Design FIR_low_pass_filter, start of the top module:
module FIR_low_pass_filter(
	input clk,
	input rst,
	input [7:0]FIR_IN,
	output reg [16:0]FIR_OUT
);
export LEC_CHECK = 0
export CAP_MARGIN = 20
export CORE_MARGIN = 2
export CORE_UTILIZATION = 40
export SLEW_MARGIN = 20
create_clock -name core_clock -period 4.56 [get_ports {clk}]
run.sh (not shown) runs the stock make flow with config.mk's settings and CLKGATE_MAP_FILE=.
Change:
- CORE_UTILIZATION: 40 -> 35
- clock period: 4.56 -> 11.1 ns (I/O delays scaled with it)
Final cell count grows by 3.7%.
Core utilization shrinks by 5.6 points.
Design area grows by 0.35%.
Wire length grows by 1.1%.
Synthesized area stays the same.
First-iteration DRC count grows by 22%.
Worst setup slack is better by 6.3 ns.
Change:
- CORE_UTILIZATION: 35 -> 72
- CTS_CLUSTER_DIAMETER: default -> 391
- CTS_CLUSTER_SIZE: default -> 98
- clock period: 11.1 -> 7.0 ns (I/O delays scaled with it)
What happened:
- fmax fell by 1.2%
- design area is lower by 2.0%
- global-route usage goes up by 16 points
- core utilization goes up by 41 points
- wire length grows by 1.0%
- cell count shrinks by 14%
- area after synthesis does not change
Change:
- CORE_ASPECT_RATIO: default -> 0.5
- CORE_UTILIZATION: 72 -> 59
- CTS_CLUSTER_DIAMETER: 391 -> 368
- PLACE_DENSITY: default -> 0.79
- TNS_END_PERCENT: default -> 10
After rerunning: The new run finished with timing, DRC and antenna clean. Non-clock buffer count stays the same. Count of clock-buffer cells in the layout increases by 4. Worst hold slack degrades by 0.010 ns. Routed wire length decreases by 1.1%. Register-to-register slack improves by 0.05 ns.
Change:
- CORE_ASPECT_RATIO: 0.5 -> default
- CORE_UTILIZATION: 59 -> 40
- CTS_CLUSTER_DIAMETER: 368 -> default
- CTS_CLUSTER_SIZE: 98 -> default
- PLACE_DENSITY: 0.79 -> default
- TNS_END_PERCENT: 10 -> default
Cell area rose by 1.1%. Wire length stays flat. Flip-flop count stays the same. Global-route usage fell by 8.1 points. Setup slack improved by 0.039 ns. Utilization fell by 21 points. Die size rose by 46%. Fmax rose by 0.87%.

---

FIR_low_pass_filter again, from the RTL that the note above started with.
// FIR_low_pass_filter
module FIR_low_pass_filter(
	input clk,
	input rst,
	input [7:0]FIR_IN,
	output reg [16:0]FIR_OUT
);
make LEC_CHECK=0 CAP_MARGIN=20 CORE_ASPECT_RATIO=0.5 CORE_MARGIN=2 CORE_UTILIZATION=59 CTS_CLUSTER_DIAMETER=221 CTS_CLUSTER_SIZE=96 PLACE_DENSITY=0.41 SLEW_MARGIN=20 finish   # period 7.0 ns
Next try:
--- a/flow/config.mk
+++ b/flow/config.mk
@@ -7,0 +8 @@
+export ABC_AREA = 0
@@ -9 +10 @@
-export CORE_ASPECT_RATIO = 0.5
+export CORE_ASPECT_RATIO = 1.94
@@ -11,5 +12,8 @@
-export CORE_UTILIZATION = 59
-export CTS_CLUSTER_DIAMETER = 221
-export CTS_CLUSTER_SIZE = 96
-export PLACE_DENSITY = 0.41
-export SLEW_MARGIN = 20
+export CORE_UTILIZATION = 40
+export CTS_CLUSTER_DIAMETER = 323
+export CTS_CLUSTER_SIZE = 98
+export GPL_ROUTABILITY_DRIVEN = 0
+export PLACE_DENSITY_LB_ADDON = 0.27
+export SETUP_SLACK_MARGIN = -0.69
+export SLEW_MARGIN = 0
+export TNS_END_PERCENT = 40
Result:
- The new run finished with timing, DRC and antenna clean
- final cell count increases by 6.5%
- via count is about the same
- register-to-register slack improves by 0.03 ns
- setup slack gains 0.028 ns
- routed wire length increases by 8.0%
Next try:
==> flow/config.mk (replaced) <==
export PLATFORM = sky130hd
export DESIGN_NAME = FIR_low_pass_filter
export DESIGN_NICKNAME = FIR_low_pass_filter
export VERILOG_FILES = /design/flow/design.v
export SDC_FILE = /design/flow/constraint.sdc
export NUM_CORES = 4
export LEC_CHECK = 0
export CAP_MARGIN = 20
export CORE_MARGIN = 2
export CORE_UTILIZATION = 55
export CTS_CLUSTER_DIAMETER = 331
export CTS_CLUSTER_SIZE = 95
export PLACE_DENSITY = 0.42
export SLEW_MARGIN = 20
export TNS_END_PERCENT = 15
Result: The new run finished clean; count of clock-buffer cells in the layout rises by 1; maximum frequency stays flat; clock skew rose by 0.0041 ns; die area fell by about 27%; final area is lower by 1.0%; flip-flop count is unchanged; final cell count goes down by 6.1%; hold slack is about the same; global-route usage is higher by 5.3 points; worst setup slack got worse by 0.012 ns.

---

The RTL this note starts from:
==> flow/design.v <==
module FIR_low_pass_filter(
	input clk,
	input rst,
	input [7:0]FIR_IN,
	output reg [16:0]FIR_OUT
);
reg[7:0] delay_pipeline1;
reg[7:0] delay_pipeline2;
reg[7:0] delay_pipeline3;
reg[7:0] delay_pipeline4;
reg[7:0] delay_pipeline5;
reg[7:0] delay_pipeline6;
reg[7:0] delay_pipeline7;
reg[7:0] delay_pipeline8;
reg[7:0] delay_pipeline9;
wire[7:0] coeff1 = 8'd7;	 
wire[7:0] coeff2 = 8'd5;
wire[7:0] coeff3 = 8'd51;
wire[7:0] coeff4 = 8'd135;
wire[7:0] coeff5 = 8'd179;
wire[7:0] coeff6 = 8'd135;
wire[7:0] coeff7 = 8'd51;
wire[7:0] coeff8 = 8'd5;
wire[7:0] coeff9 = 8'd7;
reg signed [16:0] multi_data1 ; 
reg signed [16:0] multi_data2 ;
reg signed [16:0] multi_data3 ;
reg signed [16:0] multi_data4 ;
reg signed [16:0] multi_data5 ;
reg signed [16:0] multi_data6 ;
reg signed [16:0] multi_data7 ;
reg signed [16:0] multi_data8 ;
reg signed [16:0] multi_data9 ;
always@(posedge clk or negedge rst)
if(!rst)
begin
	delay_pipeline1 <= 8'b0 ;
	delay_pipeline2 <= 8'b0 ;
	delay_pipeline3 <= 8'b0 ;
	delay_pipeline4 <= 8'b0 ;
	delay_pipeline5 <= 8'b0 ;
	delay_pipeline6 <= 8'b0 ;
	delay_pipeline7 <= 8'b0 ;
	delay_pipeline8 <= 8'b0 ;
	delay_pipeline9 <= 8'b0 ;
end
else
begin
	delay_pipeline1 <= FIR_IN;
	delay_pipeline2 <= delay_pipeline1 ;
	delay_pipeline3 <= delay_pipeline2 ;
	delay_pipeline4 <= delay_pipeline3 ;
	delay_pipeline5 <= delay_pipeline4 ;
	delay_pipeline6 <= delay_pipeline5 ;
	delay_pipeline7 <= delay_pipeline6 ;
	delay_pipeline8 <= delay_pipeline7 ;
	delay_pipeline9 <= delay_pipeline8 ;
end
always@(posedge clk or negedge rst)  
	if(!rst)
		multi_data1 <= 17'b0 ;
	else
		multi_data1 <= delay_pipeline1*coeff1 ;
always@(posedge clk or negedge rst)  
	if(!rst)
		multi_data2 <= 17'b0 ;
	else
		multi_data2 <= delay_pipeline2*coeff2 ;
always@(posedge clk or negedge rst)  
	if(!rst)
		multi_data3 <= 17'b0 ;
	else
		multi_data3 <= delay_pipeline3*coeff3 ;
always@(posedge clk or negedge rst)  
	if(!rst)
		multi_data4 <= 17'b0 ;
	else
		multi_data4 <= delay_pipeline4*coeff4 ;
always@(posedge clk or negedge rst)  
	if(!rst)
		multi_data5 <= 17'b0 ;
	else
		multi_data5 <= delay_pipeline5*coeff5 ;
always@(posedge clk or negedge rst)  
	if(!rst)
		multi_data6 <= 17'b0 ;
	else
		multi_data6 <= delay_pipeline6*coeff6 ;
always@(posedge clk or negedge rst)  
	if(!rst)
		multi_data7 <= 17'b0 ;
	else
		multi_data7 <= delay_pipeline7*coeff7 ;
always@(posedge clk or negedge rst)  
	if(!rst)
		multi_data8 <= 17'b0 ;
	else
		multi_data8 <= delay_pipeline8*coeff8 ;
always@(posedge clk or negedge rst)  
	if(!rst)
		multi_data9 <= 17'b0 ;
	else
		multi_data9 <= delay_pipeline9*coeff9 ;
always@(posedge clk or negedge rst)
	if(!rst)
		FIR_OUT <= 16'b0 ;
	else
		FIR_OUT <= multi_data1 + multi_data2 + multi_data3 + multi_data4 +multi_data5 + multi_data6 + multi_data7 + multi_data8 + multi_data9 ;
endmodule
make LEC_CHECK=0 ABC_AREA=1 CAP_MARGIN=20 CELL_PAD_IN_SITES_DETAIL_PLACEMENT=0 CORE_ASPECT_RATIO=1.05 CORE_MARGIN=2 CORE_UTILIZATION=72 CTS_CLUSTER_DIAMETER=81 CTS_CLUSTER_SIZE=81 GPL_ROUTABILITY_DRIVEN=0 HOLD_SLACK_MARGIN=-0.08 MAX_ROUTING_LAYER=met5 MIN_ROUTING_LAYER=met1 PLACE_DENSITY_LB_ADDON=0.26 SLEW_MARGIN=40 TNS_END_PERCENT=85 finish   # period 3.32 ns
The baseline reached the layout checks and failed them: negative setup slack.
Rerun with:
- CELL_PAD_IN_SITES_DETAIL_PLACEMENT: 0 -> unset
- CORE_ASPECT_RATIO: 1.05 -> unset
- CTS_CLUSTER_DIAMETER: 81 -> unset
- CTS_CLUSTER_SIZE: 81 -> unset
- GPL_ROUTABILITY_DRIVEN: 0 -> unset
- HOLD_SLACK_MARGIN: -0.08 -> unset
- MAX_ROUTING_LAYER: met5 -> unset
- MIN_ROUTING_LAYER: met1 -> unset
- PLACE_DENSITY_LB_ADDON: 0.26 -> unset
- SLEW_MARGIN: 40 -> 20
- TNS_END_PERCENT: 85 -> unset
- clock period: 3.32 -> 5.39 ns (I/O delays scaled with it)
The new run went through all stages and came out clean.
Cell area decreases by 5.0%.
Setup slack is better by 2.0 ns.
Via count decreases by 14%.
Global-route usage decreases by 8.1 points.
Synthesized cell count does not change.
Wire length decreases by 27%.
First-iteration DRC count decreases by 53%.
Worst hold slack is better by 0.15 ns.
Die size is unchanged.
Rerun with:
- ABC_AREA: 1 -> unset
- SETUP_SLACK_MARGIN: unset -> -0.16
- clock period: 5.39 -> 3.84 ns (I/O delays scaled with it)
What happened: The changed run finished with negative setup slack left. Wire length drops by 2.0%. Final area drops by about 2.2%. Non-clock buffer count climbs by 50. Core utilization climbs by 3.7 points.

---

== v19 ==
Starts from the design.v that is shown in full above.
clock: 4.02 ns
lec_check: 0
abc_area: 0
cap_margin: 15
cell_pad_in_sites_detail_placement: 1
cell_pad_in_sites_global_placement: 2
core_aspect_ratio: 1.61
core_margin: 9
core_utilization: 40
cts_cluster_diameter: 203
cts_cluster_size: 32
gpl_routability_driven: 1
hold_slack_margin: 0.18
max_routing_layer: met4
min_routing_layer: met2
place_density_lb_addon: 0.14
setup_slack_margin: 0.55
slew_margin: 40
tns_end_percent: 15
What the final checks of v19 revealed, after a flow that finished every stage, was a layout that fails on setup timing.
#### Input delta (v36 over v19)
- ABC_AREA removed (was 0)
- CELL_PAD_IN_SITES_GLOBAL_PLACEMENT removed (was 2)
- MIN_ROUTING_LAYER removed (was met2)
- CORE_ASPECT_RATIO removed (was 1.61)
- CORE_MARGIN changed from 9 to 2
- MAX_ROUTING_LAYER removed (was met4)
- CTS_CLUSTER_DIAMETER removed (was 203)
- CAP_MARGIN changed from 15 to 20
- GPL_ROUTABILITY_DRIVEN removed (was 1)
- CORE_UTILIZATION changed from 40 to 68
- PLACE_DENSITY_LB_ADDON removed (was 0.14)
- TNS_END_PERCENT removed (was 15)
- CTS_CLUSTER_SIZE removed (was 32)
- HOLD_SLACK_MARGIN removed (was 0.18)
- CELL_PAD_IN_SITES_DETAIL_PLACEMENT removed (was 1)
- SETUP_SLACK_MARGIN changed from 0.55 to 1.4
- SLEW_MARGIN changed from 40 to 20
- the clock period (ns, I/O delays scaled along) changed from 4.02 to 5.17
Results
v36 was carried through to the last stage, and its layout satisfied the timing, DRC and antenna checks.
Source-to-sink clock delay at the later pin of the worst-skew pair was higher in v19 than in v36.
Logic area: v36 vs v19 down about 2.7%
Setup TNS: higher on v36
v19 has a higher final cell count than v36.
Met2 global-route usage: lower on v19
Re count of clock-buffer cells in the layout: v36 is 1 down on v19.
Kind of path behind the tightest hold check = input port to asynchronous set/reset pin: v19; kind of path behind the tightest hold check = flip-flop to flip-flop: v36
Going from v19 to v36, final layout net count fell about 1.7%, global-route usage fell by 0.62 points.
For v33, these inputs were changed with respect to v36:
- CORE_UTILIZATION: 68 -> 71
- CTS_CLUSTER_DIAMETER: unset -> 372
- SETUP_SLACK_MARGIN: 1.4 -> unset
- the clock period (ns, I/O delays scaled along): 5.17 -> 11.1
==> results <==
v33 against v36: total routing usage reported by global routing went up 0.92 points; wire length reported by the detailed router went down 1100 um; required time reported for the critical path endpoint went up 5.88 ns. Compared v36 against v33; worst-case hold slack within noise.
What v9 does differently from v33 at the input level:
- a change of CORE_UTILIZATION from 71 to 51
- a deleted CTS_CLUSTER_DIAMETER that had been 372
- a change of the clock period (ns, I/O delays scaled along) from 11.1 to 4.56
Results
- Wire length sits higher in v9 than in v33.

---

Setup of v8:
// FIR_low_pass_filter: RTL as listed in full above, without the edits since
Settings: LEC_CHECK=0, ABC_AREA=1, CAP_MARGIN=20, CORE_MARGIN=2, CORE_UTILIZATION=72, CTS_CLUSTER_DIAMETER=206, PLACE_DENSITY_LB_ADDON=0.09, SETUP_SLACK_MARGIN=-0.23, SLEW_MARGIN=20; clock period 3.25 ns.
The flow completed for v8, but it is not clean: the layout still shows negative setup slack.
Inputs modified between v8 and v56:
Settings: changing SETUP_SLACK_MARGIN from -0.23 to 0.94.
Notes after the runs:
Looking at the logs for v56 and v8, the single run that did not finish was v56. Although v8 finished all stages, its layout failed final checks on negative setup slack. Status: v56 FAILED at 5_1_grt (tool error). Diff v8 -> v56: number of buffers inserted by hold repair at cts shows no meaningful change, placement-stage cell area shows an increase of 600 µm², total placed cells including tap cells shows no meaningful change, yosys synthesis chip area shows no meaningful change. As far as chip area goes, v8 and v56 are indistinguishable; the numbers are identical. v8 -> v56: number of sinks on the clock net delta 0, exact match. Looking only at HPWL after detailed placement, and setting everything else aside, the higher value of v56 and v8 goes to v56. v56 -> v8: post-synth design cell area delta 0, exact match. v8 -> v56: number of standard cells after synthesis delta 0, exact match. Comparing v56 with v8, the fraction of registers with async set or reset after synthesis came out essentially unchanged.
Here is what was changed in the inputs of v44 compared with v56.
Settings: a deleted SETUP_SLACK_MARGIN that had been 0.94; a change of CORE_UTILIZATION from 72 to 70; a change of the clock period (ns, I/O delays scaled along) from 3.25 to 3.92.
Notes after the runs:
- In summary, v44 completed successfully, with a layout that passed the timing, DRC and antenna checks.
- On v44: post-detailed-placement cell area is 0.0010 mm² lower than what v56 gave.
- v56 -> v44: mapped cell area delta 0, exact match
- v44 vs v56: cell count after placement down
- Per the comparison of v44 with v56, post-placement setup slack went up; die outline width went up.
- v44 vs. v56: overall die area went up; area of the synthesized netlist per yosys stat did not really move; die height went up; number of distinct standard cells referenced by the synthesized netlist did not really move.
diff inputs: v44 => v34
Settings: ABC_AREA: 1 -> unset; CORE_UTILIZATION: 70 -> 72; CTS_CLUSTER_DIAMETER: 206 -> unset; PLACE_DENSITY_LB_ADDON: 0.09 -> unset; the clock period (ns, I/O delays scaled along): 3.92 -> 3.05.
==> comparison <==
Looking across v34 and v44, the single run that reached the end with no open violations was v44. v34 completed end to end; final checks failed (negative setup slack). Detailed route, v34 vs v44: via total higher for v34. Run comparison: v34 top metal layer carrying routed signals met5; v44 top metal layer carrying routed signals met4. From v44 to v34 the numbers moved as follows: fraction of the core area occupied by cells at floorplan up 2.9 points; total CTS buffers flat; number of nets in the layout down about 7%; number of buffer and inverter instances along the worst setup path down 2. Remaining number of nets flagged by the antenna check after routing: v34 vs v44 identical. Against v44, the final cell area of v34 is higher.
Modified inputs, v7 compared to v34
Settings: putting PLACE_DENSITY at 0.35 where nothing was set; putting SETUP_SLACK_MARGIN at 0.92 where nothing was set; putting CTS_CLUSTER_SIZE at 32 where nothing was set.
[summary]
Each of v34 and v7 falls short of a clean finish.
Final checks on v34, whose flow otherwise completed, came back failing, citing negative setup slack.
Die height came out exactly the same in v34 and v7.
v7 and v34 ended up with roughly the same clock tree buffer depth.
Instance area at placement in v7 is about 1.7% higher than in v34
Changes observed in v7 relative to v34: worst setup timing slack at the placement stage climbed 80 ps; setup fix buffers added after clock tree synthesis climbed 15%.
v34 and v7 ended up with nearly the same synthesized-area fraction occupied by and/or/nand/nor cells.
diff inputs: v7 => v12
Settings: swapping 0.92 for 0.97 in SETUP_SLACK_MARGIN; clearing CTS_CLUSTER_SIZE, which used to be 32; putting ABC_AREA at 1 where nothing was set; swapping 3.05 for 3.84 in the clock period (ns, I/O delays scaled along).
==> comparison <==
Ran to the end and failed final checks on negative setup slack: v12. Instance area at placement delta for v12 relative to v7: 380 µm² lower. Detailed-placement wirelength estimate ends up lower on v7. Status: multiplexer area fraction after synthesis parity (v7, v12).
